==> design.v <==
`timescale 1ns/1ps
module top(
	input clk,
	input rst,
	input valid,
	input dir,
	input signed [31:0] n,
	output [31:0] zeroCount,
	output signed [31:0] xOut
);
	reg signed [31:0] xReg;
	wire signed [31:0] xNext;
	always @(posedge clk or posedge rst)begin
		if(rst) xReg<=32'sd50;
		else if(valid) xReg<=xNext;
	end
	assign xOut=xReg;
	wire signed[31:0] signedN;
	assign signedN=dir? n: -n;
	wire signed [31:0] addOut;
	wire signed [31:0] modOut;
	wire signed [31:0] normOut;
	wire zeroHit;
	adder uAdd(.a(xReg), .b(signedN), .sum(addOut));
	modulo uMod(.in(addOut), .out(modOut));
	normalize uNorm(.in(modOut), .out(normOut));
	comparator uCmp(.in(normOut), .zero(zeroHit));
	assign xNext=normOut;
	counter uCnt(
		.clk(clk),
		.rst(rst),
		.inc(valid&zeroHit),
		.count(zeroCount)
	);
endmodule
module adder(
	input signed [31:0] a,
	input signed [31:0] b,
	output signed [31:0] sum
);
	assign sum=a+b;
endmodule
module modulo(
	input signed [31:0] in,
	output signed [31:0] out
);
	assign out=in%100;
endmodule
module normalize(
	input signed [31:0] in,
	output signed [31:0] out
);
	assign out=(in<0)? (in+100): in;
endmodule
module comparator(
	input signed [31:0] in,
	output zero
);
	assign zero = (in==0);
endmodule
module counter(
	input clk,
	input rst,
	input inc,
	output reg [31:0] count
);
	always @(posedge clk or posedge rst)begin
		if(rst) count<=32'd0;
		else if(inc) count<=count+1;
	end
endmodule
==> run.sh <==
#!/bin/bash
# the make line also repeats each setting of config.mk as NAME=value (left out here)
make -C /OpenROAD-flow-scripts/flow DESIGN_CONFIG=/design/flow/config.mk WORK_HOME=/design/flow/orfs CLKGATE_MAP_FILE= finish
==> config.mk <==
export PLATFORM = sky130hd
export DESIGN_NAME = top
export DESIGN_NICKNAME = top
export VERILOG_FILES = /design/flow/design.v
export SDC_FILE = /design/flow/constraint.sdc
export NUM_CORES = 4
export LEC_CHECK = 0
export CAP_MARGIN = 20
export CELL_PAD_IN_SITES_DETAIL_PLACEMENT = 2
export CELL_PAD_IN_SITES_GLOBAL_PLACEMENT = 3
export CORE_ASPECT_RATIO = 0.64
export CORE_MARGIN = 2
export CORE_UTILIZATION = 15
export CTS_CLUSTER_DIAMETER = 313
export PLACE_DENSITY_LB_ADDON = 0.25
export SETUP_SLACK_MARGIN = 5.0
export SLEW_MARGIN = 20
==> constraint.sdc <==
create_clock -name core_clock -period 45.4 [get_ports {clk}]
set_input_delay 9.0800 -clock core_clock [delete_from_list [all_inputs] [get_ports {clk}]]
set_output_delay 9.0800 -clock core_clock [all_outputs]
set_load 0.01 [all_outputs]
==> Slide: Implementation Results, run 1 <==
Key Metrics from the Run

Final timing
  – Max Slew Vio Count: 0
  – Worst-Margin Slew: roughly 1 ns
  – Clock Skew: 0.01135 ns
  – Fmax: 27.48 MHz
  – RSZ-0062 raised after global routing: no
  – Worst relative slew slack: between 30% and 40%
  – Clock period minus worst slack: 36.39 ns
  – WHS: 0.4707 ns
  – Finish-stage setup viols: 0
  – Cycle use final: 80.16%
  – Setup_tns: 0 ns
  – Endpoints failing hold: 0

Worst hold path
  – HP Class: flop to flop
  – Hold Startpoint: uCnt.count[31]
  – Hold EP: uCnt.count[31]
  – Hold Path Stages: 1

Setup path
  – Crit Path Max Fanout: 31
  – CP Depth: 79
  – Crit-path max cell delay: 0.93 ns
  – CP Launch Type: primary input
  – R2R cell count: ~75
  – Critical Path RT: 45.64 ns
  – Most frequent CP cell: a21o_1
  – CP delay by family, top: AND-OR/OR-AND gates
  – Arrival @ worst endpoint: 36.64 ns
  – CP endpoint: uCnt.count[1]
  – Worst setup EP type: flop
  – CP bufs+invs: 3
  – Critical R2R Capture: uCnt.count[1]
  – Critical R2R Launch: xReg[6]
  – Setup CP Type: primary input to flop
  – Crit path from: n[5]
  – R2R setup slack: about 19 ns
  – Worst path slowest cell: nor4b_4

Finish
  – Area growth syn-to-layout: 19.91%
  – Finished Cell Area: 16350 µm²
  – Cell Count, Final, Fillers Out: 3021
  – Final net count: 1877
  – Final Util: 18.15%

Clock tree
  – H-tree levels: 3
  – Hold Buf Count CTS: 0
  – Post-CTS sizing: 0
  – Clk root buf: clkbuf_16
  – CTS Buffer Depth: 2
  – Late-Pin Clk Latency: between 0.3 and 0.4 ns
  – Worst-path clk slew: about 0.06 ns
  – Setup bufs post-CTS: 0
  – CTS Buf Count: 9
  – CTS tree: yes
  – Clock Sinks: 64

Drt
  – TritonRoute pass-1 iters: 4
  – Per-cell routed wire length: 20.06 µm
  – Drt initial violations: 589
  – Drt drc: 0
  – Antenna violation net count after detailed routing: 0
  – Vias: 14.27k
  – Antenna cells: 0
  – Detailed Route WL: approximately 61000 µm
  – Vias/cell: 4.723

Placement
  – Placed instance count: 3004
  – GP Congestion: 0.7734
  – Total placed instance area: about 16000 µm²
  – DP Wirelength: 50040 µm
  – Port-buffer cells: 99

Die
  – # IOs: 100
  – Die Y: 245.2 µm
  – Fp_density: ~15%
  – Chip area: 93390 µm²
  – CORE AREA: 90070 µm²
  – Die width: 380.9 µm
  – FP Rows: 88

Synthesis
  – Synth flops: 64
  – Top-count cell post-synth: nor2_1
  – Top cells by area: dfrtp_1 11%, a2111oi_4 6.7%, xor2_1 5.7%
  – Register area share after synthesis: 11.77%
  – Area fraction in mux cells: under 10%
  – Post-synth EDFFs: 0
  – AO/OA Area Share: 39.33%
  – XOR Share, Synth: 11.30%
  – Synth warnings: 2
  – Synthesized Nets: approximately 1.8k
  – Ys cells: ~1.7k
  – Main flop type: dfrtp_1
  – Synth top cells by count: 203 x nor2_1, 131 x nand2_1, 113 x a21oi_1
  – Top cell area share: between 10 and 15%
  – Post-synthesis adder-cell area fraction: between 4 and 5%
  – Ys async rst share: 100.0%
  – Main logic family after synthesis: AND-OR/OR-AND gates
  – Syn_area_per_cell: just under 8 µm²
  – Yosys top cell by area: dfrtp_1
  – Cells after Synth: approximately 1.7k
  – Synth cell types: approximately 140
  – Synthesis area per yosys: 13640 µm²
  – Area of the mapped netlist: 13640 µm²
  – Simple-gate area share of the yosys netlist: about a quarter

GRT
  – Initial antenna violation count: 0
  – Largest net degree at the start of global routing: 65
  – Total GRT Usage: 12.85%
  – Vias in the first global route: 14.97k
  – Global route total overflow: 0
  – First-pass GRT wire length: 95610 µm

Run
  – OpenROAD warning count: 29
  – Max Cap Viol: 0

Status
  – Status: finished clean
==> per-stage QoR <==
stage                     setup WS, ns
after floorplan                  15.68
after global placement           8.493
after detailed placement         8.534
after CTS                        8.799
after global routing             6.733
final                            9.007
==> per-layer routing <==
metal  global-route usage [%]  up-vias  share of wire, %
li1                         -     6826                 -
met1                    20.85     7317                58
met2                    18.42      105                41
met3                    1.129       19               1.4
met4                    1.104        0              0.38
met5                        0        -                 0
==> layout make-up <==
cell class / instances / area (µm²)
Timing Repair Buffer: 127 / 1194
Inverter: 35 / 131.4
Tap cell: 1215 / 1520
Sequential cell: 64 / 1605
Multi-Input combinational cell: 1564 / 11560
Fill cell: 10570 / 73720
Clock inverter: 6 / 107.6
Clock buffer: 10 / 229.0
==> run 2: changes to the inputs <==
- ABC_AREA: unset -> 0
- CAP_MARGIN: 20 -> 15
- CELL_PAD_IN_SITES_GLOBAL_PLACEMENT: 3 -> unset
- CORE_ASPECT_RATIO: 0.64 -> 1.53
- CORE_UTILIZATION: 15 -> 48
- CTS_CLUSTER_DIAMETER: 313 -> unset
- CTS_CLUSTER_SIZE: unset -> 39
- GPL_TIMING_DRIVEN: unset -> 1
- HOLD_SLACK_MARGIN: unset -> 0.29
- MAX_ROUTING_LAYER: unset -> met4
- MIN_ROUTING_LAYER: unset -> met2
- PLACE_DENSITY_LB_ADDON: 0.25 -> unset
- SETUP_SLACK_MARGIN: 5.0 -> 2.38
- SLEW_MARGIN: 20 -> 40
- clock period: 45.4 -> 31.5 ns (I/O delays scaled with it)
==> Slide: Implementation Results, run 2 <==
Key Metrics from the Run

Synthesis
  – Synthesis area per yosys: 13640 µm² (unchanged)
  – Synth flops: 64 (unchanged)
  – Synth top cells by count: 203 x nor2_1, 131 x nand2_1, 113 x a21oi_1
  – Main flop type: dfrtp_1
  – Cells after Synth: 1730 (unchanged)
  – Ys cells: 1730 (unchanged)
  – Top cell area share: 11.19% (unchanged)
  – Synthesized Nets: 1806 (unchanged)
  – Main logic family after synthesis: AND-OR/OR-AND gates
  – Simple-gate area share of the yosys netlist: 26.24% (unchanged)
  – Area of the mapped netlist: 13640 µm² (unchanged)
  – Post-synth EDFFs: 0 (unchanged)
  – AO/OA Area Share: 39.33% (unchanged)
  – Area fraction in mux cells: 3.221% (unchanged)
  – Post-synthesis adder-cell area fraction: 4.331% (unchanged)
  – Top-count cell post-synth: nor2_1
  – Synth cell types: 141 (unchanged)
  – Ys async rst share: 100.0% (unchanged)
  – XOR Share, Synth: 11.30% (unchanged)
  – Register area share after synthesis: 11.77% (unchanged)
  – Synth warnings: 2 (unchanged)
  – Top cells by area: dfrtp_1 11%, a2111oi_4 6.7%, xor2_1 5.7%
  – Yosys top cell by area: dfrtp_1
  – Syn_area_per_cell: 7.882 µm² (unchanged)

Die
  – Fp_density: 48.61% (+33 points)
  – FP Rows: 76 (-14%)
  – Die width: 140.3 µm (-63%)
  – # IOs: 100 (unchanged)
  – Chip area: 29800 µm² (-68%)
  – Die Y: 212.5 µm (-13%)
  – CORE AREA: 28050 µm² (-69%)

Placement
  – Port-buffer cells: 99 (unchanged)
  – GP Congestion: 0.9847 (+27%)

Status
  – Status: aborted with a tool error
  – Stopped at: 3_5_place_dp
  – Error Message: [ERROR DPL-0033] detailed placement checks failed during check placement.
==> run 2: metrics by stage <==
stage | hold WS [ns] | instance area (µm²) | worst slack (ns)
3_3_place_gp | 0.4713 | 15000 | 0.4788
2_1_floorplan | 0.5038 | 13640 | 4.562
==> run 3: changes to the inputs <==
- ABC_AREA: 0 -> unset
- CAP_MARGIN: 15 -> 20
- CELL_PAD_IN_SITES_DETAIL_PLACEMENT: 2 -> unset
- CORE_ASPECT_RATIO: 1.53 -> unset
- CORE_UTILIZATION: 48 -> 72
- CTS_CLUSTER_SIZE: 39 -> 42
- GPL_TIMING_DRIVEN: 1 -> unset
- HOLD_SLACK_MARGIN: 0.29 -> unset
- MAX_ROUTING_LAYER: met4 -> unset
- MIN_ROUTING_LAYER: met2 -> unset
- SETUP_SLACK_MARGIN: 2.38 -> unset
- SLEW_MARGIN: 40 -> 20
- clock period: 31.5 -> 15.3 ns (I/O delays scaled with it)
==> Slide: Implementation Results, run 3 <==
Key Metrics from the Run

Status
  – Status: aborted with a tool error
  – Stopped at: 3_5_place_dp
  – Error Message: [ERROR DPL-0038] Utilization greater than 100%, impossible to legalize

Synthesis
  – XOR Share, Synth: 11.30% (unchanged)
  – Register area share after synthesis: 11.77% (unchanged)
  – Top cell area share: 11.19% (unchanged)
  – Synth flops: 64 (unchanged)
  – Synthesis area per yosys: 13640 µm² (unchanged)
  – Cells after Synth: 1730 (unchanged)
  – Post-synth EDFFs: 0 (unchanged)
  – Post-synthesis adder-cell area fraction: 4.331% (unchanged)
  – Synth top cells by count: 203 x nor2_1, 131 x nand2_1, 113 x a21oi_1
  – Simple-gate area share of the yosys netlist: 26.24% (unchanged)
  – Main logic family after synthesis: AND-OR/OR-AND gates
  – Synthesized Nets: 1806 (unchanged)
  – Ys async rst share: 100.0% (unchanged)
  – Main flop type: dfrtp_1
  – AO/OA Area Share: 39.33% (unchanged)
  – Synth cell types: 141 (unchanged)
  – Top-count cell post-synth: nor2_1
  – Syn_area_per_cell: 7.882 µm² (unchanged)
  – Area of the mapped netlist: 13640 µm² (unchanged)
  – Synth warnings: 2 (unchanged)
  – Top cells by area: dfrtp_1 11%, a2111oi_4 6.7%, xor2_1 5.7%
  – Yosys top cell by area: dfrtp_1
  – Area fraction in mux cells: 3.221% (unchanged)
  – Ys cells: 1730 (unchanged)

Die
  – Chip area: 20050 µm² (-33%)
  – FP Rows: 50 (-34%)
  – CORE AREA: 18640 µm² (-34%)
  – Die Y: 141.6 µm (-33%)
  – # IOs: 100 (unchanged)
  – Fp_density: 73.14% (+25 points)
  – Die width: 141.6 µm (+0.97%)

Placement
  – Port-buffer cells: 99 (unchanged)
  – GP Congestion: 1.010 (+2.5%)
[run 3: metrics by stage]
stage	cell area [µm²]
floorplan	14420
global placement	20220
==> run 4: changes to the inputs <==
- ABC_AREA: unset -> 0
- CELL_PAD_IN_SITES_GLOBAL_PLACEMENT: unset -> 2
- CORE_ASPECT_RATIO: unset -> 0.54
- CORE_MARGIN: 2 -> 6
- CORE_UTILIZATION: 72 -> 15
- CTS_CLUSTER_DIAMETER: unset -> 184
- CTS_CLUSTER_SIZE: 42 -> unset
- GPL_ROUTABILITY_DRIVEN: unset -> 1
- MAX_ROUTING_LAYER: unset -> met5
- PLACE_DENSITY_LB_ADDON: unset -> 0.12
- TNS_END_PERCENT: unset -> 55
- clock period: 15.3 -> 21.3 ns (I/O delays scaled with it)
==> Slide: Implementation Results, run 4 <==
Key Metrics from the Run

Status
  – Status: finished with violations
  – Layout Check Fails: negative setup slack

GRT
  – Initial antenna violation count: 2
  – Total GRT Usage: 13.55%
  – First-pass GRT wire length: roughly 110000 µm
  – Largest net degree at the start of global routing: 65
  – Vias in the first global route: 16.75k
  – GRT met1 Usage: between 20% and 30%
  – Grt peak-use layer: met1
  – Met3 Use GR: 1.748%
  – Global route total overflow: 0
  – Met2 usage: 16.86%

Drt
  – Detailed Route WL: 70250 µm
  – Vias/cell: around 4.5
  – Drt initial violations: 1021
  – Drt drc: 0
  – Antenna cells: 0
  – Vias: 17.26k
  – TritonRoute pass-1 iters: 5
  – Per-cell routed wire length: 18.40 µm
  – Antenna violation net count after detailed routing: 0

Final timing
  – Worst relative slew slack: roughly 18%
  – Clock period minus worst slack: 25.06 ns
  – Finish-stage setup viols: 62
  – Endpoints failing hold: 0
  – RSZ-0062 raised after global routing: yes
  – Max Slew Vio Count: 0
  – Fmax: approximately 40 MHz
  – Cycle use final: 117.6%
  – Clock Skew: 0.01469 ns
  – Worst setup margin: -3.757 ns
  – Worst-Margin Slew: 1.223 ns

Finish
  – Area growth syn-to-layout: 86.58%
  – Filler cells: 9577
  – Cell Count, Final, Fillers Out: 3818
  – Final net count: roughly 2.7k

Synthesis
  – Synth cell types: 141 (unchanged)
  – AO/OA Area Share: 39.33% (unchanged)
  – Register area share after synthesis: 11.77% (unchanged)
  – Synthesis area per yosys: 13640 µm² (unchanged)
  – Ys cells: 1730 (unchanged)
  – Top-count cell post-synth: nor2_1
  – Synth warnings: 2 (unchanged)
  – Ys async rst share: 100.0% (unchanged)
  – Area of the mapped netlist: 13640 µm² (unchanged)
  – Top cell area share: 11.19% (unchanged)
  – Synth flops: 64 (unchanged)
  – Main flop type: dfrtp_1
  – Synth top cells by count: 203 x nor2_1, 131 x nand2_1, 113 x a21oi_1
  – Area fraction in mux cells: 3.221% (unchanged)
  – Synthesized Nets: 1806 (unchanged)
  – XOR Share, Synth: 11.30% (unchanged)
  – Post-synthesis adder-cell area fraction: 4.331% (unchanged)
  – Cells after Synth: 1730 (unchanged)
  – Main logic family after synthesis: AND-OR/OR-AND gates
  – Syn_area_per_cell: 7.882 µm² (unchanged)
  – Top cells by area: dfrtp_1 11%, a2111oi_4 6.7%, xor2_1 5.7%
  – Yosys top cell by area: dfrtp_1
  – Post-synth EDFFs: 0 (unchanged)
  – Simple-gate area share of the yosys netlist: 26.24% (unchanged)

Setup path
  – CP bufs+invs: 15
  – Critical R2R Launch: xReg[1]
  – Most frequent CP cell: buf_6
  – CP endpoint: uCnt.count[1]
  – Arrival @ worst endpoint: about 25 ns
  – R2R setup slack: about 0.7 ns
  – Crit path from: n[12]
  – Worst setup EP type: flop
  – CP Launch Type: primary input
  – CP delay by family, top: AND-OR/OR-AND gates
  – R2R cell count: about 86
  – Crit-path max cell delay: about 0.55 ns
  – Crit Path Max Fanout: 8
  – CP Depth: between 80 and 90
  – Worst path slowest cell: or4_4
  – Critical Path RT: 21.54 ns
  – Setup CP Type: primary input to flop
  – Critical R2R Capture: uCnt.count[1]

Clock tree
  – CTS tree: yes
  – Clk root buf: clkbuf_16
  – Late-Pin Clk Latency: ~0.36 ns
  – Clock Sinks: 64
  – CTS Buffer Depth: 2
  – Worst-path clk slew: 0.06 ns
  – H-tree levels: 3
  – CTS Buf Count: 9

Run
  – OpenROAD warning count: 32
  – Max Cap Viol: 0

Worst hold path
  – Hold Startpoint: uCnt.count[31]
  – Hold EP: uCnt.count[31]
  – Hold Path Stages: 1
  – HP Class: flop to flop

Die
  – FP Rows: 80 (+60%)
  – # IOs: 100 (unchanged)
  – Chip area: 98630 µm² (+390%)
  – Die width: 422.3 µm (+200%)
  – Die Y: 233.6 µm (+65%)
  – CORE AREA: 89090 µm² (+380%)
  – Fp_density: 15.31% (-58 points)

Placement
  – Port-buffer cells: 99 (unchanged)
  – DP Wirelength: around 58000 µm
  – DP Worst Slack: -5.593 ns
  – GP Congestion: 0.8428 (-17%)
  – Placed instance count: 3662
==> run 4: routing by layer <==
layer	wire, µm	share of wire [%]
met2	24500	35
met5	0	0
met1	42970	61
met3	2574	3.7
met4	208	0.30
==> run 4: stage by stage <==
step,area (µm²),TNS [ns],hold slack [ns],util [%]
2_1_floorplan,14390,-138.91,0.5038,-
3_3_place_gp,22120,-357.55,0.4797,24.83
3_5_place_dp,22120,-314.38,0.4800,24.83
4_1_cts,24170,-205.14,0.4882,27.13
5_1_grt,25440,-269.10,0.5133,28.56
6_report,25440,-218.44,0.4789,28.56
==> run 4: area by class of cell <==
type	count	area, µm²	share of cell area [%]
sequential	64	1605	6.310
clock inverter	7	102.6	0.4033
timing repair buffer	947	7945	31.23
tap	1189	1488	5.847
clock buffer	9	225.2	0.8852
multi-input combinational	1567	13940	54.81
inverter	35	131.4	0.5164
==> run 4: timing repair <==
action,in CTS,in global routing
hold buffers,0,0
pin swaps,123,178
gates resized,203,209
gates cloned,2,4
setup buffers,95,41
endpoints found under the setup margin,62,62
==> run 5: changes to the inputs <==
- ABC_AREA: 0 -> 1
- CELL_PAD_IN_SITES_DETAIL_PLACEMENT: unset -> 2
- CELL_PAD_IN_SITES_GLOBAL_PLACEMENT: 2 -> unset
- CORE_ASPECT_RATIO: 0.54 -> 1.53
- CORE_MARGIN: 6 -> 2
- CORE_UTILIZATION: 15 -> 48
- CTS_CLUSTER_DIAMETER: 184 -> unset
- GPL_ROUTABILITY_DRIVEN: 1 -> unset
- GPL_TIMING_DRIVEN: unset -> 0
- HOLD_SLACK_MARGIN: unset -> 0.29
- MAX_ROUTING_LAYER: met5 -> met4
- PLACE_DENSITY_LB_ADDON: 0.12 -> unset
- SETUP_SLACK_MARGIN: unset -> 5.0
- SLEW_MARGIN: 20 -> 40
- TNS_END_PERCENT: 55 -> unset
- clock period: 21.3 -> 22.4 ns (I/O delays scaled with it)
==> Slide: Implementation Results, run 5 <==
Key Metrics from the Run

Synthesis
  – Area fraction in mux cells: 0% (-3.2 points)
  – Synth cell types: 60 (-57%)
  – Ys cells: 2118 (+22%)
  – Synth flops: 64 (unchanged)
  – Top cell area share: 16.45% (+5.3 points)
  – Synthesized Nets: 2194 (+21%)
  – Register area share after synthesis: 12.26% (+0.49 points)
  – Top cells by area: nand2_1 16%, dfrtp_1 12%, nand2_2 8.8%
  – AO/OA Area Share: 6.822% (-33 points)
  – Synth warnings: 2 (unchanged)
  – Synthesis area per yosys: 13100 µm² (-4.0%)
  – Post-synth EDFFs: 0 (unchanged)
  – Simple-gate area share of the yosys netlist: 58.85% (+33 points)
  – Synth top cells by count: 574 x nand2_1, 258 x inv_1, 185 x nand2_2
  – XOR Share, Synth: 6.946% (-4.3 points)
  – Post-synthesis adder-cell area fraction: 3.879% (-0.45 points)
  – Main logic family after synthesis: simple AND/OR/NAND/NOR gates
  – Syn_area_per_cell: 6.183 µm² (-22%)
  – Yosys top cell by area: nand2_1
  – Cells after Synth: 2118 (+22%)
  – Top-count cell post-synth: nand2_1
  – Ys async rst share: 100.0% (unchanged)
  – Area of the mapped netlist: 13100 µm² (-4.0%)
  – Main flop type: dfrtp_1

Die
  – CORE AREA: 26760 µm² (-70%)
  – Die width: 137.5 µm (-67%)
  – Fp_density: 48.94% (+34 points)
  – # IOs: 100 (unchanged)
  – Chip area: 28650 µm² (-71%)
  – FP Rows: 74 (-7.5%)
  – Die Y: 208.3 µm (-11%)

Status
  – Status: aborted with a tool error
  – Stopped at: 3_5_place_dp
  – Error Message: [ERROR DPL-0033] detailed placement checks failed during check placement.

Placement
  – GP Congestion: 0.9466 (+12%)
  – Port-buffer cells: 98 (-1.0%)
run 5: stage by stage:
step           instance area (µm²)  std cells  hold slack, ns
3_3_place_gp                 14960       2558          0.5058
2_1_floorplan                13550       2118          0.4855
==> run 6: changes to the inputs <==
- CELL_PAD_IN_SITES_DETAIL_PLACEMENT: 2 -> 1
- CORE_ASPECT_RATIO: 1.53 -> unset
- clock period: 22.4 -> 34.0 ns (I/O delays scaled with it)
==> Slide: Implementation Results, run 6 <==
Key Metrics from the Run

Final timing
  – Worst relative slew slack: 42.02%
  – Finish-stage setup viols: 0
  – Fmax: 40.22 MHz
  – Worst setup margin: between 9 and 10 ns
  – Max Slew Vio Count: 0
  – RSZ-0062 raised after global routing: no
  – Clock period minus worst slack: 24.86 ns
  – Setup_tns: 0 ns
  – Clock Skew: approximately 0.007 ns
  – Worst-Margin Slew: 0.8667 ns
  – Endpoints failing hold: 0
  – Cycle use final: 73.12%

Setup path
  – CP endpoint: xReg[22]
  – CP bufs+invs: 9
  – Crit-path max cell delay: between 0.4 and 0.5 ns
  – Crit Path Max Fanout: 10
  – Worst setup EP type: flop
  – Setup CP Type: primary input to flop
  – Critical R2R Launch: xReg[0]
  – Critical R2R Capture: xReg[22]
  – Arrival @ worst endpoint: ~25 ns
  – CP Depth: 149
  – Most frequent CP cell: nand2_4
  – Crit path from: n[0]
  – Critical Path RT: roughly 34 ns
  – CP delay by family, top: simple AND/OR/NAND/NOR gates
  – R2R cell count: 140
  – CP Launch Type: primary input
  – Worst path slowest cell: clkdlybuf4s50_1
  – R2R setup slack: 17.31 ns

Worst hold path
  – Hold EP: xReg[26]
  – HP Class: flop to flop
  – Hold Path Stages: 2
  – Hold Startpoint: xReg[26]

Synthesis
  – Simple-gate area share of the yosys netlist: 58.85% (unchanged)
  – Register area share after synthesis: 12.26% (unchanged)
  – Synth cell types: 60 (unchanged)
  – Cells after Synth: 2118 (unchanged)
  – Synthesis area per yosys: 13100 µm² (unchanged)
  – Syn_area_per_cell: 6.183 µm² (unchanged)
  – Top cells by area: nand2_1 16%, dfrtp_1 12%, nand2_2 8.8%
  – Area fraction in mux cells: 0% (unchanged)
  – Top cell area share: 16.45% (unchanged)
  – XOR Share, Synth: 6.946% (unchanged)
  – Ys cells: 2118 (unchanged)
  – Post-synthesis adder-cell area fraction: 3.879% (unchanged)
  – Area of the mapped netlist: 13100 µm² (unchanged)
  – Synth top cells by count: 574 x nand2_1, 258 x inv_1, 185 x nand2_2
  – Yosys top cell by area: nand2_1
  – Synthesized Nets: 2194 (unchanged)
  – Synth warnings: 2 (unchanged)
  – Post-synth EDFFs: 0 (unchanged)
  – Main flop type: dfrtp_1
  – AO/OA Area Share: 6.822% (unchanged)
  – Ys async rst share: 100.0% (unchanged)
  – Synth flops: 64 (unchanged)
  – Top-count cell post-synth: nand2_1
  – Main logic family after synthesis: simple AND/OR/NAND/NOR gates

Clock tree
  – Post-CTS sizing: 0
  – Late-Pin Clk Latency: 0.34 ns
  – Setup bufs post-CTS: 0
  – Clk root buf: clkbuf_16
  – Hold Buf Count CTS: 0
  – Clock Sinks: roughly 64
  – CTS Buffer Depth: 2
  – CTS Buf Count: 9
  – Worst-path clk slew: around 0.060 ns
  – CTS tree: yes
  – H-tree levels: 3

Drt
  – TritonRoute pass-1 iters: 4
  – Antenna violation net count after detailed routing: 0
  – Per-cell routed wire length: around 15 µm
  – Drt initial violations: ~500
  – Drt drc: 0
  – Antenna cells: 0
  – Detailed Route WL: about 40000 µm
  – Vias: 13.88k
  – Vias/cell: 5.391

Run
  – OpenROAD warning count: 29
  – Max Cap Viol: 0

GRT
  – First-pass GRT wire length: 66820 µm
  – Global route total overflow: 0
  – Vias in the first global route: 14.22k
  – Total GRT Usage: between 20% and 30%
  – Initial antenna violation count: 0
  – Largest net degree at the start of global routing: roughly 42

Die
  – # IOs: 100 (unchanged)
  – CORE AREA: 26880 µm² (+0.44%)
  – FP Rows: 60 (-19%)
  – Die width: 169.2 µm (+23%)
  – Die Y: 169.2 µm (-19%)
  – Fp_density: 48.72% (-0.21 points)
  – Chip area: 28620 µm² (-0.10%)

Placement
  – Port-buffer cells: 98 (unchanged)
  – DP Worst Slack: 8.862 ns
  – GP Congestion: 0.9152 (-3.3%)
  – DP Wirelength: around 33000 µm

Status
  – Status: finished clean

Finish
  – Area growth syn-to-layout: 13.44%
  – Final net count: roughly 2.3k
run 6: final cells by class:
cell class | instances | area, µm²
fill | 3741 | 12020
multi-input combinational | 1706 | 10020
sequential | 64 | 1605
inverter | 321 | 1250
timing repair buffer | 99 | 1001
tap | 341 | 426.7
clock buffer | 10 | 239.0
buffer | 27 | 225.2
clock inverter | 6 | 91.34
run 6: routing by layer:
layer | global-route usage, % | vias up | share of wire (%)
li1 | - | 6982 | -
met1 | 37.10 | 6646 | 48
met2 | 48.45 | 211 | 47
met3 | 2.309 | 37 | 3.1
met4 | 6.132 | 0 | 1.5
met5 | - | - | 0
run 6: stage by stage:
| step | hold slack (ns) | utilization (%) | cell area (µm²) | cells |
|---|---|---|---|---|
| floorplan | 0.4982 | - | 13100 | 2118 |
| detailed placement | 0.4978 | 54.05 | 14530 | 2558 |
| CTS | 0.5182 | 55.27 | 14860 | 2574 |
| global placement | 0.4927 | 53.96 | 14500 | 2557 |
| finish | 0.5261 | 55.27 | 14860 | 2574 |
| global route | 0.5481 | 55.27 | 14860 | 2574 |
==> run 7: changes to the inputs <==
- ABC_AREA: 1 -> unset
- CELL_PAD_IN_SITES_DETAIL_PLACEMENT: 1 -> unset
- CORE_UTILIZATION: 48 -> 57
- CTS_CLUSTER_SIZE: unset -> 12
- GPL_TIMING_DRIVEN: 0 -> unset
- HOLD_SLACK_MARGIN: 0.29 -> unset
- MAX_ROUTING_LAYER: met4 -> unset
- PLACE_DENSITY: unset -> 0.6
- SLEW_MARGIN: 40 -> 20
- clock period: 34.0 -> 27.4 ns (I/O delays scaled with it)
==> Slide: Implementation Results, run 7 <==
Key Metrics from the Run

Clock tree
  – H-tree levels: 3 (unchanged)
  – Hold Buf Count CTS: 0 (unchanged)
  – Clk root buf: clkbuf_16
  – Clock Sinks: 64 (unchanged)
  – Worst-path clk slew: 0.06 ns (about the same)
  – CTS Buf Count: 9 (unchanged)
  – CTS Buffer Depth: 2 (unchanged)
  – CTS tree: yes
  – Late-Pin Clk Latency: 0.34 ns (about the same)

Synthesis
  – Simple-gate area share of the yosys netlist: 26.24% (-33 points)
  – Synthesized Nets: 1806 (-18%)
  – Synthesis area per yosys: 13640 µm² (+4.1%)
  – Synth warnings: 2 (unchanged)
  – Yosys top cell by area: dfrtp_1
  – Post-synthesis adder-cell area fraction: 4.331% (+0.45 points)
  – Top cell area share: 11.19% (-5.3 points)
  – Ys cells: 1730 (-18%)
  – Register area share after synthesis: 11.77% (-0.49 points)
  – Syn_area_per_cell: 7.882 µm² (+27%)
  – Main flop type: dfrtp_1
  – Main logic family after synthesis: AND-OR/OR-AND gates
  – XOR Share, Synth: 11.30% (+4.3 points)
  – Cells after Synth: 1730 (-18%)
  – Area fraction in mux cells: 3.221% (+3.2 points)
  – Top cells by area: dfrtp_1 11%, a2111oi_4 6.7%, xor2_1 5.7%
  – Ys async rst share: 100.0% (unchanged)
  – Synth flops: 64 (unchanged)
  – Post-synth EDFFs: 0 (unchanged)
  – AO/OA Area Share: 39.33% (+33 points)
  – Synth top cells by count: 203 x nor2_1, 131 x nand2_1, 113 x a21oi_1
  – Synth cell types: 141 (+140%)
  – Area of the mapped netlist: 13640 µm² (+4.1%)
  – Top-count cell post-synth: nor2_1

Die
  – Die Y: 158.7 µm (-6.2%)
  – # IOs: 100 (unchanged)
  – Fp_density: 58.09% (+9.4 points)
  – Chip area: 25170 µm² (-12%)
  – FP Rows: 56 (-6.7%)
  – CORE AREA: 23470 µm² (-13%)
  – Die width: 158.7 µm (-6.2%)

Run
  – OpenROAD warning count: 34 (+17%)
  – Max Cap Viol: 0 (unchanged)

Setup path
  – CP bufs+invs: 10 (+1)
  – Arrival @ worst endpoint: 26.80 ns (+1.74 ns)
  – CP delay by family, top: AND-OR/OR-AND gates
  – Crit-path max cell delay: 0.57 ns (+0.08 ns)
  – Critical R2R Capture: uCnt.count[1]
  – Worst path slowest cell: or4_4
  – CP Depth: 89 (-40%)
  – Crit Path Max Fanout: 9 (-1)
  – R2R setup slack: 6.50 ns (-10.81 ns)
  – CP Launch Type: primary input
  – Critical Path RT: 27.61 ns (-6.59 ns)
  – Worst setup EP type: flop
  – R2R cell count: 82 (-41%)
  – Critical R2R Launch: xReg[1]
  – CP endpoint: uCnt.count[1]
  – Setup CP Type: primary input to flop
  – Most frequent CP cell: buf_4
  – Crit path from: n[12]

GRT
  – Initial antenna violation count: 0 (unchanged)
  – Largest net degree at the start of global routing: 65 (+55%)
  – Global route total overflow: 0 (unchanged)
  – Total GRT Usage: 35.04% (+6.6 points)
  – First-pass GRT wire length: 73060 µm (+9.3%)
  – Vias in the first global route: 14.68k (+3.2%)

Finish
  – Register area: 1605 µm² (unchanged)
  – Filler cells: 1324 (-65%)
  – Area growth syn-to-layout: 44.69%
  – Final net count: 2124 (-7.8%)
  – Cell Count, Final, Fillers Out: 2373 (-7.8%)
  – Comb gate area: 14010 µm² (+40%)

Final timing
  – Fmax: approximately 38 MHz
  – Cycle use final: 97.03% (+24 points)
  – Max Slew Vio Count: 0 (unchanged)
  – Clock Skew: 0.01004 ns (+0.002946 ns)
  – Finish-stage setup viols: 0 (unchanged)
  – Clock period minus worst slack: approximately 27 ns
  – Worst-Margin Slew: 1.055 ns (+0.1882 ns)
  – Worst setup margin: 0.8138 ns (-8.325 ns)
  – RSZ-0062 raised after global routing: yes
  – Worst relative slew slack: 29.43% (-13 points)
  – Endpoints failing hold: 0 (unchanged)

Placement
  – GP Congestion: 0.9286 (+1.5%)
  – DP Wirelength: 31660 µm (-4.8%)
  – DP Worst Slack: -0.5101 ns (-9.372 ns)
  – Placed instance count: 2139 (-16%)
  – Port-buffer cells: 99 (+1.0%)

Drt
  – Vias: 16.47k (+19%)
  – Vias/cell: 6.941 (+29%)
  – Drt drc: 0 (unchanged)
  – Per-cell routed wire length: 21.67 µm (+41%)
  – Drt initial violations: 1727 (+250%)
  – Detailed Route WL: 51430 µm (+30%)
  – Antenna violation net count after detailed routing: 0 (unchanged)
  – TritonRoute pass-1 iters: 9 (+5)

Worst hold path
  – Hold EP: uCnt.count[16]
  – Hold Path Stages: 1 (-1)
  – HP Class: flop to flop
  – Hold Startpoint: uCnt.count[16]

Status
  – Status: finished clean
run 7: stage by stage:
step | utilization, % | hold WS, ns | area (µm²) | TNS (ns)
floorplan | - | 0.5038 | 14420 | 0
global placement | 67.56 | 0.4689 | 15860 | -2.805
detailed placement | 67.56 | 0.4784 | 15860 | -14.03
CTS | 78.53 | 0.4859 | 18430 | 0
global route | 84.04 | 0.4999 | 19730 | 0
finish | 84.05 | 0.4908 | 19730 | 0
run 7: metal layers:
layer / part of all wire, % / vias up / track usage, % / wire length [µm]
li1: - / 7342 / - / -
met1: 39 / 7917 / 45.19 / 20310
met2: 49 / 985 / 60.52 / 24980
met3: 7.8 / 228 / 5.416 / 3998
met4: 4.2 / 0 / 10.04 / 2149
met5: 0 / - / 0 / 0
run 7: final cells by class:
type | count | share of cell area (%)
multi-input combinational | 1568 | 71.03
timing repair buffer | 370 | 16.45
sequential | 64 | 8.137
tap | 319 | 2.023
clock buffer | 9 | 1.142
inverter | 35 | 0.6849
clock inverter | 7 | 0.5200
antenna | 1 | 0.01268
run 7: timing repair:
action / CTS / global route
setup endpoints to repair: 62 / 62
pin swaps: 162 / 183
cloned: 5 / 1
gates resized: 220 / 173
setup buffers: 150 / 61
==> run 8: changes to the inputs <==
- CAP_MARGIN: 20 -> 35
- CELL_PAD_IN_SITES_GLOBAL_PLACEMENT: unset -> 1
- CORE_UTILIZATION: 57 -> 69
- CTS_CLUSTER_SIZE: 12 -> unset
- GPL_TIMING_DRIVEN: unset -> 1
- HOLD_SLACK_MARGIN: unset -> 0.07
- PLACE_DENSITY: 0.6 -> unset
- PLACE_DENSITY_LB_ADDON: unset -> 0.17
- SETUP_SLACK_MARGIN: 5.0 -> -2.0
- clock period: 27.4 -> 38.8 ns (I/O delays scaled with it)
==> Slide: Implementation Results, run 8 <==
Key Metrics from the Run

Synthesis
  – Synth warnings: 2 (unchanged)
  – Synth flops: 64 (unchanged)
  – Synth top cells by count: 203 x nor2_1, 131 x nand2_1, 113 x a21oi_1
  – Simple-gate area share of the yosys netlist: 26.24% (unchanged)
  – XOR Share, Synth: 11.30% (unchanged)
  – Yosys top cell by area: dfrtp_1
  – Main logic family after synthesis: AND-OR/OR-AND gates
  – Main flop type: dfrtp_1
  – Synth cell types: 141 (unchanged)
  – Post-synth EDFFs: 0 (unchanged)
  – Area fraction in mux cells: 3.221% (unchanged)
  – Ys cells: 1730 (unchanged)
  – Post-synthesis adder-cell area fraction: 4.331% (unchanged)
  – Top-count cell post-synth: nor2_1
  – Top cells by area: dfrtp_1 11%, a2111oi_4 6.7%, xor2_1 5.7%
  – Register area share after synthesis: 11.77% (unchanged)
  – Area of the mapped netlist: 13640 µm² (unchanged)
  – AO/OA Area Share: 39.33% (unchanged)
  – Ys async rst share: 100.0% (unchanged)
  – Top cell area share: 11.19% (unchanged)
  – Cells after Synth: 1730 (unchanged)
  – Synthesis area per yosys: 13640 µm² (unchanged)
  – Syn_area_per_cell: 7.882 µm² (unchanged)
  – Synthesized Nets: 1806 (unchanged)

Die
  – Chip area: 20900 µm² (-17%)
  – Die width: 144.6 µm (-8.9%)
  – Fp_density: 70.29% (+12 points)
  – Die Y: 144.6 µm (-8.9%)
  – CORE AREA: 19400 µm² (-17%)
  – FP Rows: 51 (-8.9%)

Status
  – Error Message: [ERROR FLW-0024] Place density exceeds 1.0 (current PLACE_DENSITY_LB_ADDON =  0.17). Please check if the value of  PLACE_DENSITY_LB_ADDON is between 0 and 0.99.
  – Stopped at: 3_1_place_gp_skip_io
  – Status: aborted with a tool error
==> run 9: changes to the inputs <==
- CAP_MARGIN: 35 -> 20
- CELL_PAD_IN_SITES_GLOBAL_PLACEMENT: 1 -> unset
- CORE_UTILIZATION: 69 -> 40
- GPL_TIMING_DRIVEN: 1 -> unset
- HOLD_SLACK_MARGIN: 0.07 -> unset
- PLACE_DENSITY_LB_ADDON: 0.17 -> unset
- SETUP_SLACK_MARGIN: -2.0 -> 2.69
- clock period: 38.8 -> 32.6 ns (I/O delays scaled with it)
==> Slide: Implementation Results, run 9 <==
Key Metrics from the Run

Worst hold path
  – Hold Path Stages: 1
  – HP Class: flop to flop
  – Hold Startpoint: uCnt.count[16]
  – Hold EP: uCnt.count[16]

Drt
  – Drt initial violations: roughly 1.4k
  – Detailed Route WL: around 43000 µm
  – Per-cell routed wire length: roughly 19 µm
  – Vias/cell: 6.277
  – TritonRoute pass-1 iters: 6
  – Antenna cells: 0
  – Vias: 14.44k
  – Drt drc: 0
  – Antenna violation net count after detailed routing: 0

Synthesis
  – Syn_area_per_cell: 7.882 µm² (unchanged)
  – Simple-gate area share of the yosys netlist: 26.24% (unchanged)
  – Synth warnings: 2 (unchanged)
  – Yosys top cell by area: dfrtp_1
  – Top-count cell post-synth: nor2_1
  – Area of the mapped netlist: 13640 µm² (unchanged)
  – XOR Share, Synth: 11.30% (unchanged)
  – Ys async rst share: 100.0% (unchanged)
  – Synth flops: 64 (unchanged)
  – Synth top cells by count: 203 x nor2_1, 131 x nand2_1, 113 x a21oi_1
  – Top cells by area: dfrtp_1 11%, a2111oi_4 6.7%, xor2_1 5.7%
  – Synth cell types: 141 (unchanged)
  – Post-synth EDFFs: 0 (unchanged)
  – Register area share after synthesis: 11.77% (unchanged)
  – Synthesis area per yosys: 13640 µm² (unchanged)
  – Area fraction in mux cells: 3.221% (unchanged)
  – Ys cells: 1730 (unchanged)
  – Cells after Synth: 1730 (unchanged)
  – Post-synthesis adder-cell area fraction: 4.331% (unchanged)
  – Top cell area share: 11.19% (unchanged)
  – Main flop type: dfrtp_1
  – Synthesized Nets: 1806 (unchanged)
  – Main logic family after synthesis: AND-OR/OR-AND gates
  – AO/OA Area Share: 39.33% (unchanged)

Clock tree
  – CTS Buffer Depth: 2
  – CTS Buf Count: 9
  – Late-Pin Clk Latency: around 0.34 ns
  – Hold Buf Count CTS: 0
  – Worst-path clk slew: 0.06 ns
  – H-tree levels: 3
  – CTS tree: yes
  – Clk root buf: clkbuf_16
  – Clock Sinks: 64

Setup path
  – CP delay by family, top: AND-OR/OR-AND gates
  – CP Launch Type: primary input
  – Worst setup EP type: flop
  – Crit-path max cell delay: about 0.64 ns
  – Setup CP Type: primary input to flop
  – Critical Path RT: 32.81 ns
  – Critical R2R Launch: xReg[1]
  – Crit Path Max Fanout: 13
  – R2R cell count: about 77
  – Critical R2R Capture: uCnt.count[17]
  – Arrival @ worst endpoint: 29.08 ns
  – R2R setup slack: 10.71 ns
  – CP endpoint: uCnt.count[17]
  – CP bufs+invs: 5
  – Crit path from: n[6]
  – Worst path slowest cell: a2111oi_2
  – CP Depth: 81
  – Most frequent CP cell: o21ai_1

Placement
  – DP Wirelength: 32110 µm
  – Port-buffer cells: 99
  – Total placed instance area: 15080 µm²
  – GP Congestion: 0.9487

Die
  – Die width: 188.6 µm (+30%)
  – # IOs: 100
  – CORE AREA: 33530 µm² (+73%)
  – Die Y: 188.6 µm (+30%)
  – Chip area: 35580 µm² (+70%)
  – FP Rows: 67 (+31%)
  – Fp_density: 40.66% (-30 points)

Final timing
  – Clock period minus worst slack: 28.87 ns
  – Endpoints failing hold: 0
  – Setup_tns: 0 ns
  – Worst relative slew slack: 21.32%
  – Worst-Margin Slew: 1.172 ns
  – Fmax: ~35 MHz
  – RSZ-0062 raised after global routing: no
  – Clock Skew: between 0.008 and 0.009 ns
  – Cycle use final: just under 90%
  – Finish-stage setup viols: 0
  – Max Slew Vio Count: 0

GRT
  – Global route total overflow: 0
  – Vias in the first global route: 13.27k
  – First-pass GRT wire length: 68430 µm
  – Initial antenna violation count: 1
  – Total GRT Usage: 22.71%
  – Largest net degree at the start of global routing: approximately 65

Run
  – OpenROAD warning count: 29
  – Max Cap Viol: 0

Finish
  – Finished Cell Area: 16400 µm²
  – Area growth syn-to-layout: 20.28%
  – Final net count: 1923
  – Final Util: 48.91%

Status
  – Status: finished clean
run 9: stage by stage:
step / worst slack, ns / hold slack, ns / instances
after CTS: 2.810 / 0.4935 / 2261
after floorplan: 5.442 / 0.5038 / 1730
after global placement: 1.020 / 0.4738 / 2235
final: 3.725 / 0.4901 / 2300
after detailed placement: 0.4872 / 0.4779 / 2235
after global routing: 2.505 / 0.5160 / 2300
run 9: repair_timing:
action                                  in CTS  in global routing
pin swaps                                    7                 23
gates cloned                                 0                  1
buffers inserted                            10                 38
endpoints found under the setup margin      62                 62
gates resized                               22                 92
run 9: routing by layer:
layer | global-route usage [%] | vias to the layer above | part of all wire, %
met5 | 0 | - | 0.030
met4 | 4.718 | 2 | 1.7
met3 | 2.719 | 58 | 5.2
met2 | 38.01 | 503 | 47
met1 | 31.31 | 6929 | 46
li1 | - | 6946 | -
run 9: area by class of cell:
cell class | count | area, µm²
multi-input combinational | 1565 | 12200
timing repair buffer | 172 | 1595
clock buffer | 12 | 256.5
inverter | 35 | 131.4
tap | 448 | 560.5
sequential | 64 | 1605
clock inverter | 4 | 51.30
fill | 3278 | 17130
==> run 10: changes to the inputs <==
- ABC_AREA: unset -> 1
- CORE_UTILIZATION: 40 -> 69
- CTS_CLUSTER_DIAMETER: unset -> 250
- CTS_CLUSTER_SIZE: unset -> 57
- HOLD_SLACK_MARGIN: unset -> -0.09
- PLACE_DENSITY: unset -> 0.62
- SETUP_SLACK_MARGIN: 2.69 -> unset
- TNS_END_PERCENT: unset -> 5
- clock period: 32.6 -> 20.0 ns (I/O delays scaled with it)
==> Slide: Implementation Results, run 10 <==
Key Metrics from the Run

Finish
  – Comb gate area: 11400 µm² (-6.5%)
  – Filler cells: 756 (-77%)
  – Area growth syn-to-layout: 31.27%
  – Final Util: 92.21% (+43 points)
  – Final net count: 2433 (+27%)
  – Register area: 1605 µm² (unchanged)
  – Finished Cell Area: 17190 µm² (+4.8%)

Setup path
  – Arrival @ worst endpoint: 22.41 ns (-6.67 ns)
  – CP Depth: 158 (+95%)
  – Crit-path max cell delay: 0.36 ns (-0.28 ns)
  – CP bufs+invs: 17 (+12)
  – Worst path slowest cell: ha_2
  – Setup CP Type: primary input to flop
  – Most frequent CP cell: nand2_4
  – Crit Path Max Fanout: 7 (-6)
  – CP endpoint: uCnt.count[27]
  – Crit path from: n[1]
  – Critical R2R Launch: xReg[0]
  – Critical R2R Capture: uCnt.count[27]
  – R2R setup slack: 2.54 ns (-8.17 ns)
  – CP Launch Type: primary input
  – Worst setup EP type: flop
  – CP delay by family, top: simple AND/OR/NAND/NOR gates
  – Critical Path RT: 20.27 ns (-12.54 ns)
  – R2R cell count: 147 (+91%)

Run
  – Max Cap Viol: 0 (unchanged)
  – OpenROAD warning count: 33 (+14%)

Synthesis
  – Ys async rst share: 100.0% (unchanged)
  – Ys cells: 2118 (+22%)
  – Main logic family after synthesis: simple AND/OR/NAND/NOR gates
  – Top cell area share: 16.45% (+5.3 points)
  – Synth top cells by count: 574 x nand2_1, 258 x inv_1, 185 x nand2_2
  – Top cells by area: nand2_1 16%, dfrtp_1 12%, nand2_2 8.8%
  – Main flop type: dfrtp_1
  – Syn_area_per_cell: 6.183 µm² (-22%)
  – Cells after Synth: 2118 (+22%)
  – Synth flops: 64 (unchanged)
  – Synthesis area per yosys: 13100 µm² (-4.0%)
  – Synth warnings: 2 (unchanged)
  – Register area share after synthesis: 12.26% (+0.49 points)
  – Post-synth EDFFs: 0 (unchanged)
  – Yosys top cell by area: nand2_1
  – Post-synthesis adder-cell area fraction: 3.879% (-0.45 points)
  – Area of the mapped netlist: 13100 µm² (-4.0%)
  – Synth cell types: 60 (-57%)
  – Area fraction in mux cells: 0% (-3.2 points)
  – Simple-gate area share of the yosys netlist: 58.85% (+33 points)
  – Top-count cell post-synth: nand2_1
  – AO/OA Area Share: 6.822% (-33 points)
  – Synthesized Nets: 2194 (+21%)
  – XOR Share, Synth: 6.946% (-4.3 points)

Final timing
  – WHS: 0.5277 ns (+0.03766 ns)
  – Clock Skew: 0.008718 ns (+0.0005319 ns)
  – Worst relative slew slack: 24.28% (+3.0 points)
  – Worst-Margin Slew: 1.129 ns (-0.04308 ns)
  – Worst setup margin: -2.142 ns (-5.868 ns)
  – Fmax: 45.16 MHz
  – RSZ-0062 raised after global routing: yes
  – Clock period minus worst slack: 22.14 ns
  – Endpoints failing hold: 0 (unchanged)
  – Finish-stage setup viols: 62 (+62)
  – Cycle use final: 110.7% (+22 points)
  – Max Slew Vio Count: 0 (unchanged)

Drt
  – Detailed Route WL: 49810 µm (+16%)
  – Vias/cell: 6.437 (+2.5%)
  – Drt initial violations: 2125 (+51%)
  – Antenna violation net count after detailed routing: 0 (unchanged)
  – Drt drc: 0 (unchanged)
  – Per-cell routed wire length: 19.19 µm (+2.9%)
  – Vias: 16.71k (+16%)
  – Antenna cells: 0 (unchanged)
  – TritonRoute pass-1 iters: 8 (+2)

GRT
  – Met3 Use GR: 3.611% (+0.89 points)
  – Initial antenna violation count: 0 (-1)
  – First-pass GRT wire length: 61110 µm (-11%)
  – GRT met1 Usage: 45.92% (+15 points)
  – Vias in the first global route: 13.66k (+2.9%)
  – Largest net degree at the start of global routing: 65 (unchanged)
  – Total GRT Usage: 35.96% (+13 points)
  – Met2 usage: 63.49% (+25 points)
  – Global route total overflow: 0 (unchanged)
  – Grt peak-use layer: met2

Clock tree
  – Clock Sinks: 64 (unchanged)
  – H-tree levels: 3 (unchanged)
  – CTS Buffer Depth: 2 (unchanged)
  – CTS Buf Count: 9 (unchanged)
  – Worst-path clk slew: 0.06 ns (about the same)
  – CTS tree: yes
  – Clk root buf: clkbuf_16
  – Late-Pin Clk Latency: 0.34 ns (about the same)

Die
  – Die width: 141.8 µm (-25%)
  – Die Y: 141.8 µm (-25%)
  – FP Rows: 50 (-25%)
  – # IOs: 100 (unchanged)
  – CORE AREA: 18640 µm² (-44%)
  – Chip area: 20100 µm² (-44%)
  – Fp_density: 70.24% (+30 points)

Placement
  – GP Congestion: 0.9698 (+2.2%)
  – Port-buffer cells: 99 (unchanged)
  – Total placed instance area: 14920 µm² (-1.1%)
  – DP Wirelength: 27560 µm (-14%)

Status
  – Layout Check Fails: negative setup slack
  – Status: finished with violations

Worst hold path
  – Hold Path Stages: 2 (+1)
  – Hold EP: xReg[31]
  – HP Class: flop to flop
  – Hold Startpoint: xReg[31]
-- run 10: area by class of cell --
| type | count | area share [%] |
|---|---|---|
| clock inverters | 6 | 0.5313 |
| repair buffers | 255 | 13.33 |
| clock buffers | 10 | 1.390 |
| well taps | 234 | 1.703 |
| multi-input cells | 1706 | 66.34 |
| flip-flops and latches | 64 | 9.338 |
| inverters | 321 | 7.366 |
-- run 10: per-stage QoR --
step	cells	worst slack [ns]	TNS, ns
after global placement	2519	-0.1435	-4.292
after global routing	2596	-3.162	-184.03
after detailed placement	2519	-0.8745	-43.34
after floorplan	2118	1.247	0
after CTS	2562	-0.1504	-3.950
final	2596	-2.142	-120.05
-- run 10: routing by layer --
metal	up-vias	wire length [µm]
met5	-	0
met3	463	5695
li1	7247	-
met1	7604	17610
met4	0	3692
met2	1397	22810
-- run 10: timing repair --
item | in CTS | in global routing
setup endpoints to repair | 61 | 62
endpoints found under the hold margin | 0 | 0
gates cloned | 2 | 2
pin swaps | 77 | 162
buffers inserted | 25 | 33
hold buffers | 0 | 0
resized | 107 | 247
==> run 11: changes to the inputs <==
- CORE_ASPECT_RATIO: unset -> 1.83
- CTS_CLUSTER_DIAMETER: 250 -> 229
- CTS_CLUSTER_SIZE: 57 -> 61
- HOLD_SLACK_MARGIN: -0.09 -> unset
- MAX_ROUTING_LAYER: unset -> met4
- clock period: 20.0 -> 19.3 ns (I/O delays scaled with it)
==> Slide: Implementation Results, run 11 <==
Key Metrics from the Run

Status
  – Status: aborted with a tool error
  – Stopped at: 5_1_grt
  – Error Message: [ERROR GRT-0232] Routing congestion too high. Check the congestion heatmap in the GUI.

Placement
  – GP Congestion: 1.005 (+3.6%)
  – DP Worst Slack: -1.827 ns (-0.9528 ns)
  – Placed instance count: 2704 (+7.3%)
  – Port-buffer cells: 99 (unchanged)
  – DP Wirelength: 33920 µm (+23%)

Clock tree
  – Clock Sinks: 64 (unchanged)
  – CTS Buffer Depth: 2 (unchanged)
  – Clk root buf: clkbuf_16
  – Hold Buf Count CTS: 0 (unchanged)
  – CTS Buf Count: 9 (unchanged)
  – H-tree levels: 3 (unchanged)

Synthesis
  – Area of the mapped netlist: 13100 µm² (unchanged)
  – Cells after Synth: 2118 (unchanged)
  – Synthesized Nets: 2194 (unchanged)
  – Main logic family after synthesis: simple AND/OR/NAND/NOR gates
  – Simple-gate area share of the yosys netlist: 58.85% (unchanged)
  – Post-synthesis adder-cell area fraction: 3.879% (unchanged)
  – Synth warnings: 2 (unchanged)
  – XOR Share, Synth: 6.946% (unchanged)
  – Post-synth EDFFs: 0 (unchanged)
  – Synth cell types: 60 (unchanged)
  – Top cells by area: nand2_1 16%, dfrtp_1 12%, nand2_2 8.8%
  – Synthesis area per yosys: 13100 µm² (unchanged)
  – Ys cells: 2118 (unchanged)
  – Yosys top cell by area: nand2_1
  – Top-count cell post-synth: nand2_1
  – Register area share after synthesis: 12.26% (unchanged)
  – Syn_area_per_cell: 6.183 µm² (unchanged)
  – Area fraction in mux cells: 0% (unchanged)
  – Main flop type: dfrtp_1
  – Synth flops: 64 (unchanged)
  – Top cell area share: 16.45% (unchanged)
  – AO/OA Area Share: 6.822% (unchanged)
  – Synth top cells by count: 574 x nand2_1, 258 x inv_1, 185 x nand2_2
  – Ys async rst share: 100.0% (unchanged)

GRT
  – Total GRT Usage: roughly nine tenths
  – Global route total overflow: 864

Die
  – Die width: 105.8 µm (-25%)
  – # IOs: 100 (unchanged)
  – Fp_density: 69.96% (-0.28 points)
  – FP Rows: 68 (+36%)
  – Die Y: 190.4 µm (+34%)
  – CORE AREA: 18720 µm² (+0.40%)
  – Chip area: 20150 µm² (+0.25%)
-- run 11: metal layers --
metal / track usage, % / overflow
met1: 81.18 / 10
met2: 114.2 / 621
met3: 65.14 / 10
met4: 107.0 / 223
met5: - / -
-- run 11: metrics by stage --
stage | cell area [µm²] | util, % | hold WS (ns)
after floorplan | 13100 | - | 0.4982
after global placement | 16260 | 86.88 | 0.5026
after detailed placement | 16260 | 86.88 | 0.5089
after CTS | 17220 | 92.02 | 0.5386
-- run 11: what timing repair did --
action,CTS
pin swaps,60
buffers inserted,18
setup endpoints to repair,62
gates cloned,1
gates resized,105
==> run 12: changes to the inputs <==
- CORE_ASPECT_RATIO: 1.83 -> unset
- CTS_CLUSTER_SIZE: 61 -> unset
- clock period: 19.3 -> 23.8 ns (I/O delays scaled with it)
==> Slide: Implementation Results, run 12 <==
Key Metrics from the Run

Status
  – Status: finished clean

Run
  – OpenROAD warning count: 31
  – Max Cap Viol: 0

Synthesis
  – Synth flops: 64 (unchanged)
  – Simple-gate area share of the yosys netlist: 58.85% (unchanged)
  – Main logic family after synthesis: simple AND/OR/NAND/NOR gates
  – Cells after Synth: 2118 (unchanged)
  – Post-synthesis adder-cell area fraction: 3.879% (unchanged)
  – AO/OA Area Share: 6.822% (unchanged)
  – Synth top cells by count: 574 x nand2_1, 258 x inv_1, 185 x nand2_2
  – Yosys top cell by area: nand2_1
  – Synthesized Nets: 2194 (unchanged)
  – XOR Share, Synth: 6.946% (unchanged)
  – Main flop type: dfrtp_1
  – Ys async rst share: 100.0% (unchanged)
  – Top-count cell post-synth: nand2_1
  – Syn_area_per_cell: 6.183 µm² (unchanged)
  – Area fraction in mux cells: 0% (unchanged)
  – Synthesis area per yosys: 13100 µm² (unchanged)
  – Post-synth EDFFs: 0 (unchanged)
  – Top cells by area: nand2_1 16%, dfrtp_1 12%, nand2_2 8.8%
  – Ys cells: 2118 (unchanged)
  – Register area share after synthesis: 12.26% (unchanged)
  – Top cell area share: 16.45% (unchanged)
  – Synth cell types: 60 (unchanged)
  – Area of the mapped netlist: 13100 µm² (unchanged)
  – Synth warnings: 2 (unchanged)

Clock tree
  – CTS Buffer Depth: 2 (unchanged)
  – CTS tree: yes
  – Clk root buf: clkbuf_16
  – H-tree levels: 3 (unchanged)
  – Clock Sinks: 64 (unchanged)
  – Worst-path clk slew: roughly 0.060 ns
  – Late-Pin Clk Latency: 0.34 ns
  – CTS Buf Count: 9 (unchanged)
  – Hold Buf Count CTS: 0 (unchanged)

Drt
  – Detailed Route WL: 34880 µm
  – Drt drc: 0
  – Antenna cells: 0
  – Vias: 13.88k
  – Per-cell routed wire length: between 10 and 15 µm
  – Antenna violation net count after detailed routing: 0
  – Vias/cell: 5.628
  – TritonRoute pass-1 iters: 6
  – Drt initial violations: 1126

Final timing
  – Max Slew Vio Count: 0
  – Finish-stage setup viols: 0
  – Worst setup margin: 1.521 ns
  – Fmax: 44.89 MHz
  – Clock period minus worst slack: 22.28 ns
  – Endpoints failing hold: 0
  – Clock Skew: 0.01060 ns
  – Setup_tns: 0 ns
  – Worst relative slew slack: 32.42%
  – Worst-Margin Slew: around 1 ns
  – Cycle use final: 93.61%

Placement
  – Placed instance count: 2426 (-10%)
  – GP Congestion: 1.001 (-0.35%)
  – DP Wirelength: 26540 µm (-22%)
  – Port-buffer cells: 99 (unchanged)
  – DP Worst Slack: 0.6346 ns (+2.462 ns)

Setup path
  – R2R cell count: 143
  – Critical R2R Capture: uCnt.count[19]
  – CP Depth: 150
  – Critical R2R Launch: xReg[0]
  – Crit-path max cell delay: roughly 0.44 ns
  – R2R setup slack: 7.34 ns
  – Crit path from: n[0]
  – CP bufs+invs: 10
  – Crit Path Max Fanout: 11
  – CP endpoint: uCnt.count[19]
  – Worst path slowest cell: clkdlybuf4s50_1
  – CP Launch Type: primary input
  – Most frequent CP cell: nand2_4
  – Critical Path RT: ~24 ns
  – Setup CP Type: primary input to flop
  – Worst setup EP type: flop
  – Arrival @ worst endpoint: 22.50 ns
  – CP delay by family, top: simple AND/OR/NAND/NOR gates

Worst hold path
  – Hold Path Stages: 2
  – Hold EP: xReg[4]
  – Hold Startpoint: xReg[4]
  – HP Class: flop to flop

Die
  – Die width: 141.8 µm (+34%)
  – FP Rows: 50 (-26%)
  – Chip area: 20100 µm² (-0.25%)
  – CORE AREA: 18640 µm² (-0.40%)
  – Die Y: 141.8 µm (-26%)
  – # IOs: 100 (unchanged)
  – Fp_density: 70.24% (+0.28 points)

GRT
  – Vias in the first global route: between 10k and 15k
  – Initial antenna violation count: 0
  – Largest net degree at the start of global routing: ~65
  – Total GRT Usage: 33.54%
  – First-pass GRT wire length: 55610 µm
  – Global route total overflow: 0

Finish
  – Filler cells: 1444
  – Area growth syn-to-layout: 12.99%
  – Final net count: 2304
  – Cell Count, Final, Fillers Out: 2467
  – Final Util: 79.37%
[run 12: area by class of cell]
class	count	area [µm²]	share of cell area [%]
clock inverters	6	91.34	0.6173
repair buffers	121	1206	8.152
multi-input cells	1711	10110	68.33
well taps	234	292.8	1.979
inverters	321	1251	8.456
flip-flops and latches	64	1605	10.85
clock buffers	10	239.0	1.615
[run 12: routing by layer]
metal	GRT usage, %	wire, µm	up-vias
met5	-	0	-
met4	7.789	814	0
met3	4.185	2532	84
met2	53.35	15700	530
met1	45.79	15830	6282
li1	-	-	6988
[run 12: what timing repair did]
item                       in CTS  in global routing
setup endpoints to repair       0                 43
hold endpoints to repair        0                  0
resized                         0                  8
setup buffers                   0                 20
[run 12: through the flow]
| step | hold WS [ns] | instance area [µm²] |
|---|---|---|
| after floorplan | 0.4982 | 13100 |
| after global placement | 0.4980 | 14170 |
| after detailed placement | 0.5091 | 14170 |
| after CTS | 0.5201 | 14500 |
| after global routing | 0.5366 | 14800 |
| final | 0.5164 | 14800 |
